==> 03-26: inputs <==
## ALU_TOP
module ALU_TOP #(parameter width = 16)(
    input [width - 1:0] A,
    input [width - 1:0] B,
    input [3:0] ALU_FUN,
    input clk,rst,
    output  [width - 1:0] Arith_OUT,
    output  Carry_OUT,
    output  Arith_Flag,
    output  [width - 1:0] Logic_OUT,
    output  Logic_Flag,
    output  [width - 1:0] CMP_OUT,
    output  CMP_Flag,
    output  [width - 1:0] Shift_OUT,
    output  Shift_Flag
    );
==> flow/config.mk <==
export PLATFORM = sky130hd
export DESIGN_NAME = ALU_TOP
export DESIGN_NICKNAME = ALU_TOP
export VERILOG_FILES = /design/flow/design.v
export SDC_FILE = /design/flow/constraint.sdc
export NUM_CORES = 4
export LEC_CHECK = 0
export CAP_MARGIN = 20
export CELL_PAD_IN_SITES_GLOBAL_PLACEMENT = 0
export CORE_MARGIN = 2
export CORE_UTILIZATION = 66
export CTS_CLUSTER_DIAMETER = 31
export SETUP_SLACK_MARGIN = -1.67
export SLEW_MARGIN = 20
export TNS_END_PERCENT = 30
==> flow/constraint.sdc <==
create_clock -name core_clock -period 28.0 [get_ports {clk}]
set_input_delay 5.6000 -clock core_clock [delete_from_list [all_inputs] [get_ports {clk}]]
set_output_delay 5.6000 -clock core_clock [all_outputs]
set_load 0.01 [all_outputs]
run.sh (not shown) runs the stock make flow with config.mk's settings and CLKGATE_MAP_FILE=.
==> 02-22: changes against 03-26 <==
CELL_PAD_IN_SITES_GLOBAL_PLACEMENT = unset   (was 0)
CORE_UTILIZATION = 40   (was 66)
CTS_CLUSTER_DIAMETER = unset   (was 31)
SETUP_SLACK_MARGIN = unset   (was -1.67)
TNS_END_PERCENT = unset   (was 30)
==> flow/constraint.sdc (replaced) <==
create_clock -name core_clock -period 33.0 [get_ports {clk}]
set_input_delay 6.6000 -clock core_clock [delete_from_list [all_inputs] [get_ports {clk}]]
set_output_delay 6.6000 -clock core_clock [all_outputs]
set_load 0.01 [all_outputs]
==> results <==
02-22 ran to the end with no violations. 03-26 produced a layout that fails on setup timing.
Hold slack: 03-26 is lower than 02-22 (1.1 ns).
Between 02-22 and 03-26, the lower critical path depth is in 02-22 (gap 1).
In 03-26 the clock power is higher than in 02-22, by 26%.
Between 02-22 and 03-26, the lower routed wire length is in 02-22 (gap 16%, measured against 03-26).
In synthesized cell count, 02-22 and 03-26 do not differ.
Against 03-26, the core utilization of 02-22 is lower by 42 points.
Between 02-22 and 03-26, the lower cell area is in 02-22 (gap about 10%, measured against 03-26).
Against 02-22, the sequential share of layout area of 03-26 is lower by 0.73 points.
==> figures <==
metric                                                             03-26       02-22
First-pass GRT wire length                                        106 mm     91.9 mm
Power in the clock group                                         68.5 uW     54.4 uW
Vias per cell                                                       6.88        5.87
Leakage                                                        0.0108 uW  0.00923 uW
Bufs w/o clock                                                       613         275
Internal                                                          548 uW      413 uW
Maximum net fanout on the critical path                               13          10
Remaining max-slew budget at the tightest pin                      26.4%       21.1%
Outcome                                                  failed layout checks  no timing/DRC/antenna violations
Layout check failures                                       setup timing           -
Fraction of power spent switching nets                             51.7%       51.2%
Share of the core filled with cells in the final layout            90.6%       48.5%
Sequential share of power                                           7.8%        8.8%
Final TNS setup                                                 -6.56 ns        0 ns
Number of placement rows                                              57          74
Clock network area share                                          0.704%      0.780%
Chip height                                                       161 um      206 um
Width of the chip                                                 161 um      206 um

---

==> v39 <==
==> flow/design.v <==
`timescale 1ns / 1ps
module decoder(
    input [1:0] in,
    output reg [3:0] out
    );
    always @(*) begin
        case(in)
            2'b00: out = 4'b1000;
            2'b01: out = 4'b0100;
            2'b10: out = 4'b0010;
            2'b11: out = 4'b0001;
        endcase
    end
endmodule
`timescale 1ns / 1ps
module ARITHMATIC_UNIT #(parameter width = 16)(
    input [width - 1:0] A,
    input [width - 1:0] B,
    input [1:0] ALU_FUN,
    input clk,rst,
    input Arith_Enable,
    output reg [width - 1:0] Arith_OUT,
    output reg Carry_OUT,
    output reg Arith_Flag
    );
    always@(posedge clk or negedge rst) begin
        if (!rst) begin
            Arith_OUT <= 0;
            Arith_Flag <= 0;
            Carry_OUT <= 0;        
        end
        else if (Arith_Enable) begin
            Arith_OUT <= 0;
            Carry_OUT <= 0;
            Arith_Flag <= 1;
            case (ALU_FUN)
                2'b00:
                begin
                    {Carry_OUT,Arith_OUT} <= A+B;
                end
                2'b01:
                begin
                    {Carry_OUT,Arith_OUT} <= A-B;
                end
                2'b10:
                begin
                    {Carry_OUT,Arith_OUT} <= A*B;
                end                
                2'b11:
                begin
                    {Carry_OUT,Arith_OUT} <= (B == 0) ? {1'b0, {width{1'b1}}} : A/B;
                end                
            endcase
        end
        else begin
            Arith_OUT <= 0;
            Arith_Flag <= 0;
            Carry_OUT <= 0;            
        end
    end
endmodule
`timescale 1ns / 1ps
module Logic_Unit #(parameter width = 16)(
    input [width - 1:0] A,
    input [width - 1:0] B,
    input [1:0] ALU_FUN,
    input clk,rst,
    input Logic_Enable,
    output reg [width - 1:0] Logic_OUT,
    output reg Logic_Flag
    );
 always@(posedge clk or negedge rst) begin
        if (!rst) begin
            Logic_OUT <= 0;
            Logic_Flag <= 0;
        end
        else if (Logic_Enable) begin
            Logic_OUT <= 0;
            Logic_Flag <= 1;
            case (ALU_FUN)
                2'b00:
                begin
                    Logic_OUT <= A&B;
                end
                2'b01:
                begin
                    Logic_OUT <= A|B;
                end
                2'b10:
                begin
                    Logic_OUT <= ~(A&B);
                end                
                2'b11:
                begin
                    Logic_OUT <= ~(A|B);
                end                
            endcase
        end
        else begin
            Logic_OUT <= 0;
            Logic_Flag <= 0;
        end
    end
endmodule
`timescale 1ns / 1ps
module CMP_Unit #(parameter width = 16)(
    input [width - 1:0] A,
    input [width - 1:0] B,
    input [1:0] ALU_FUN,
    input clk,rst,
    input CMP_Enable,
    output reg [width - 1:0] CMP_OUT,
    output reg CMP_Flag
    );
always@(posedge clk or negedge rst) begin
        if (!rst) begin
            CMP_OUT <= 0;
            CMP_Flag <= 0;
        end
        else if (CMP_Enable) begin
            CMP_OUT <= 0;
            CMP_Flag <= 1;
            case (ALU_FUN)
                2'b00:
                begin
                    CMP_OUT <= 0;
                end
                2'b01:
                begin
                    CMP_OUT <= (A==B);
                end
                2'b10:
                begin
                    CMP_OUT <= (A>B)? 2:0;
                end                
                2'b11:
                begin
                    CMP_OUT <= (A<B)? 3:0;
                end                
            endcase
        end
        else begin
            CMP_OUT <= 0;
            CMP_Flag <= 0;
        end
    end
endmodule
`timescale 1ns / 1ps
module Shift_Unit #(parameter width = 16)(
    input [width - 1:0] A,
    input [width - 1:0] B,
    input [1:0] ALU_FUN,
    input clk,rst,
    input Shift_Enable,
    output reg [width - 1:0] Shift_OUT,
    output reg Shift_Flag
    );
always@(posedge clk or negedge rst) begin
        if (!rst) begin
            Shift_OUT <= 0;
            Shift_Flag <= 0;
        end
        else if (Shift_Enable) begin
            Shift_OUT <= 0;
            Shift_Flag <= 1;
            case (ALU_FUN)
                2'b00:
                begin
                    Shift_OUT <= A>>1;
                end
                2'b01:
                begin
                    Shift_OUT <= A<<1;
                end
                2'b10:
                begin
                    Shift_OUT <= B>>1;
                end                
                2'b11:
                begin
                    Shift_OUT <= B<<1;
                end                
            endcase
        end
        else begin
            Shift_OUT <= 0;
            Shift_Flag <= 0;
        end
    end
endmodule
`timescale 1ns / 1ps
module ALU_TOP #(parameter width = 16)(
    input [width - 1:0] A,
    input [width - 1:0] B,
    input [3:0] ALU_FUN,
    input clk,rst,
    output  [width - 1:0] Arith_OUT,
    output  Carry_OUT,
    output  Arith_Flag,
    output  [width - 1:0] Logic_OUT,
    output  Logic_Flag,
    output  [width - 1:0] CMP_OUT,
    output  CMP_Flag,
    output  [width - 1:0] Shift_OUT,
    output  Shift_Flag
    );
wire [3:0] enables;
decoder d0 (ALU_FUN[3:2],enables);
ARITHMATIC_UNIT #(width) d1 (A,B,ALU_FUN[1:0],clk,rst,enables[3],Arith_OUT,Carry_OUT,Arith_Flag);
Logic_Unit #(width) d2 (A,B,ALU_FUN[1:0],clk,rst,enables[2],Logic_OUT,Logic_Flag);
CMP_Unit #(width) d3 (A,B,ALU_FUN[1:0],clk,rst,enables[1],CMP_OUT,CMP_Flag);
Shift_Unit #(width) d4 (A,B,ALU_FUN[1:0],clk,rst,enables[0],Shift_OUT,Shift_Flag);
endmodule
==> flow/run.sh <==
#!/bin/bash
# the make line also repeats each setting of config.mk as NAME=value (left out here)
make -C /OpenROAD-flow-scripts/flow DESIGN_CONFIG=/design/flow/config.mk WORK_HOME=/design/flow/orfs CLKGATE_MAP_FILE= finish
==> flow/config.mk <==
export PLATFORM = sky130hd
export DESIGN_NAME = ALU_TOP
export DESIGN_NICKNAME = ALU_TOP
export VERILOG_FILES = /design/flow/design.v
export SDC_FILE = /design/flow/constraint.sdc
export NUM_CORES = 4
export LEC_CHECK = 0
export ABC_AREA = 1
export CAP_MARGIN = 25
export CELL_PAD_IN_SITES_DETAIL_PLACEMENT = 1
export CELL_PAD_IN_SITES_GLOBAL_PLACEMENT = 0
export CORE_MARGIN = 3
export CORE_UTILIZATION = 21
export CTS_CLUSTER_DIAMETER = 344
export CTS_CLUSTER_SIZE = 84
export GPL_ROUTABILITY_DRIVEN = 0
export GPL_TIMING_DRIVEN = 0
export HOLD_SLACK_MARGIN = 0.14
export MIN_ROUTING_LAYER = met2
export PLACE_DENSITY_LB_ADDON = 0.14
export SETUP_SLACK_MARGIN = -2.0
export SLEW_MARGIN = 10
export TNS_END_PERCENT = 80
==> flow/constraint.sdc <==
create_clock -name core_clock -period 40.6 [get_ports {clk}]
set_input_delay 8.1200 -clock core_clock [delete_from_list [all_inputs] [get_ports {clk}]]
set_output_delay 8.1200 -clock core_clock [all_outputs]
set_load 0.01 [all_outputs]
==> inputs of v6, as changes to v39 <==
==> flow/config.mk (replaced) <==
export PLATFORM = sky130hd
export DESIGN_NAME = ALU_TOP
export DESIGN_NICKNAME = ALU_TOP
export VERILOG_FILES = /design/flow/design.v
export SDC_FILE = /design/flow/constraint.sdc
export NUM_CORES = 4
export LEC_CHECK = 0
export ABC_AREA = 1
export CAP_MARGIN = 20
export CORE_MARGIN = 2
export CORE_UTILIZATION = 67
export CTS_CLUSTER_SIZE = 98
export SLEW_MARGIN = 20
==> flow/constraint.sdc (replaced) <==
create_clock -name core_clock -period 33.0 [get_ports {clk}]
set_input_delay 6.6000 -clock core_clock [delete_from_list [all_inputs] [get_ports {clk}]]
set_output_delay 6.6000 -clock core_clock [all_outputs]
set_load 0.01 [all_outputs]
==> results <==
| metric | v39 | v6 |
|---|---|---|
| Run status | finished clean | finished clean |
| Cell count after placement | 3525 | 2782 |
| Row count | 101 | 57 |
| Post-cts resize count | 0 | 2 |
| Antenna violations before repair | 2 | 0 |
| Vias after detailed routing | 22800 | 17200 |
| Portion of the clock cycle consumed by the worst path in the final layout | 0.970 | 0.956 |
| Combinational fraction of the cell area | 0.674 | 0.704 |
| Grt met1 use | 0 | 0.524 |
| Wire length on met3 | 30.6 mm | 6.14 mm |
| Power consumption | 642 µW | 774 µW |
| Number of diodes added for antenna fixing | 12 | 0 |
| Count of buffers from port buffering | 91 | 92 |

---

==> v7 <==
Starts from the design.v that is shown in full above.
Settings: LEC_CHECK=0, ABC_AREA=1, CAP_MARGIN=20, CORE_MARGIN=2, CORE_UTILIZATION=72, CTS_CLUSTER_DIAMETER=212, CTS_CLUSTER_SIZE=72, PLACE_DENSITY=0.37, SLEW_MARGIN=20; clock period 16.8 ns.
==> v17: changes against v7 <==
- ABC_AREA: 1 -> not set
- CORE_UTILIZATION: 72 -> 59
- CTS_CLUSTER_DIAMETER: 212 -> not set
- CTS_CLUSTER_SIZE: 72 -> not set
- PLACE_DENSITY: 0.37 -> not set
==> flow/constraint.sdc (replaced) <==
create_clock -name core_clock -period 18.1 [get_ports {clk}]
set_input_delay 3.6200 -clock core_clock [delete_from_list [all_inputs] [get_ports {clk}]]
set_output_delay 3.6200 -clock core_clock [all_outputs]
set_load 0.01 [all_outputs]
==> v29: changes against v7 <==
- ABC_AREA: 1 -> not set
- CORE_UTILIZATION: 72 -> 61
- CTS_CLUSTER_DIAMETER: 212 -> not set
- CTS_CLUSTER_SIZE: 72 -> not set
- PLACE_DENSITY: 0.37 -> not set
- SETUP_SLACK_MARGIN: not set -> 4.88
==> flow/constraint.sdc (replaced) <==
create_clock -name core_clock -period 18.1 [get_ports {clk}]
set_input_delay 3.6200 -clock core_clock [delete_from_list [all_inputs] [get_ports {clk}]]
set_output_delay 3.6200 -clock core_clock [all_outputs]
set_load 0.01 [all_outputs]
==> comparison table <==
| quantity | v7 | v17 | v29 |
|---|---|---|---|
| Outcome | aborted with a tool error | finished with violations | aborted with a tool error |
| Last stage reached | clock tree synthesis (4_1_cts) | - | global routing (5_1_grt) |
| Reasons for failing layout checks | - | negative setup slack | - |
| Top cell type's share of synthesized area | 19.32% | 19.19% | 19.19% |
| X dimension of the die | 154.3 µm | 170.6 µm | 167.8 µm |
| Post-Synth XOR/XNOR Area | 6.088% | 7.437% | 7.437% |
| Root buffer selected by CTS | - | clkbuf_16 | clkbuf_16 |
| Most frequent cell after synthesis | nand2_1 | ha_1 | ha_1 |
| Setup slack at placement | -12.27 ns | -10.85 ns | -10.84 ns |
| Proportion of synthesized chip area in sequential cells | 8.466% | 8.408% | 8.408% |
| TritonCTS buffer count | - | 5 | 5 |
| AND/OR/NAND/NOR Cells, Area Fraction | 23.62% | 19.83% | 19.83% |
| Core area | 22030 µm² | 27100 µm² | 26210 µm² |
| Post-Synthesis Cell Area | 16260 µm² | 16370 µm² | 16370 µm² |
| Clock buffer depth | - | 2 | 2 |
| Total number of H-tree levels | - | 2 | 2 |
| Total placed cells including tap cells | 3116 | 2999 | 2968 |
| Yosys aoi share | 17.22% | 21.25% | 21.25% |
| Yosys-reported design area after synthesis | 16260 µm² | 16370 µm² | 16370 µm² |

---

==> onyx <==
Starts from the design.v that is shown in full above.
clock: 19.6 ns
lec_check: 0
cap_margin: 20
cell_pad_in_sites_detail_placement: 2
core_aspect_ratio: 0.51
core_margin: 4
core_utilization: 40
cts_cluster_size: 92
gpl_routability_driven: 0
hold_slack_margin: 0.09
max_routing_layer: met4
min_routing_layer: met2
place_density_lb_addon: 0.13
slew_margin: 10
tns_end_percent: 65
==> inputs of pepper, as changes to onyx <==
==> flow/config.mk (replaced) <==
export PLATFORM = sky130hd
export DESIGN_NAME = ALU_TOP
export DESIGN_NICKNAME = ALU_TOP
export VERILOG_FILES = /design/flow/design.v
export SDC_FILE = /design/flow/constraint.sdc
export NUM_CORES = 4
export LEC_CHECK = 0
export CAP_MARGIN = 20
export CORE_MARGIN = 2
export CORE_UTILIZATION = 58
export CTS_CLUSTER_DIAMETER = 49
export SETUP_SLACK_MARGIN = 5.0
export SLEW_MARGIN = 20
==> flow/constraint.sdc (replaced) <==
create_clock -name core_clock -period 18.1 [get_ports {clk}]
set_input_delay 3.6200 -clock core_clock [delete_from_list [all_inputs] [get_ports {clk}]]
set_output_delay 3.6200 -clock core_clock [all_outputs]
set_load 0.01 [all_outputs]
==> inputs of cedar, as changes to onyx <==
==> flow/config.mk (replaced) <==
export PLATFORM = sky130hd
export DESIGN_NAME = ALU_TOP
export DESIGN_NICKNAME = ALU_TOP
export VERILOG_FILES = /design/flow/design.v
export SDC_FILE = /design/flow/constraint.sdc
export NUM_CORES = 4
export LEC_CHECK = 0
export CAP_MARGIN = 20
export CORE_MARGIN = 2
export CORE_UTILIZATION = 40
export SLEW_MARGIN = 20
==> flow/constraint.sdc (replaced) <==
create_clock -name core_clock -period 32.5 [get_ports {clk}]
set_input_delay 6.5000 -clock core_clock [delete_from_list [all_inputs] [get_ports {clk}]]
set_output_delay 6.5000 -clock core_clock [all_outputs]
set_load 0.01 [all_outputs]
==> comparison <==
- onyx died in detailed placement. cedar ran to the end with no violations. pepper completed and failed the layout checks on negative setup slack.
- Hold slack: cedar is higher than pepper (3.0 ns).
- In count of clock-buffer cells in the layout, pepper and cedar do not differ.
- In cedar the first-iteration DRC count is lower than in pepper, by 56%.
- Against pepper, the global-route usage of cedar is lower by 19 points.
No activity file was given, so power comes from the tool's default toggle rates.
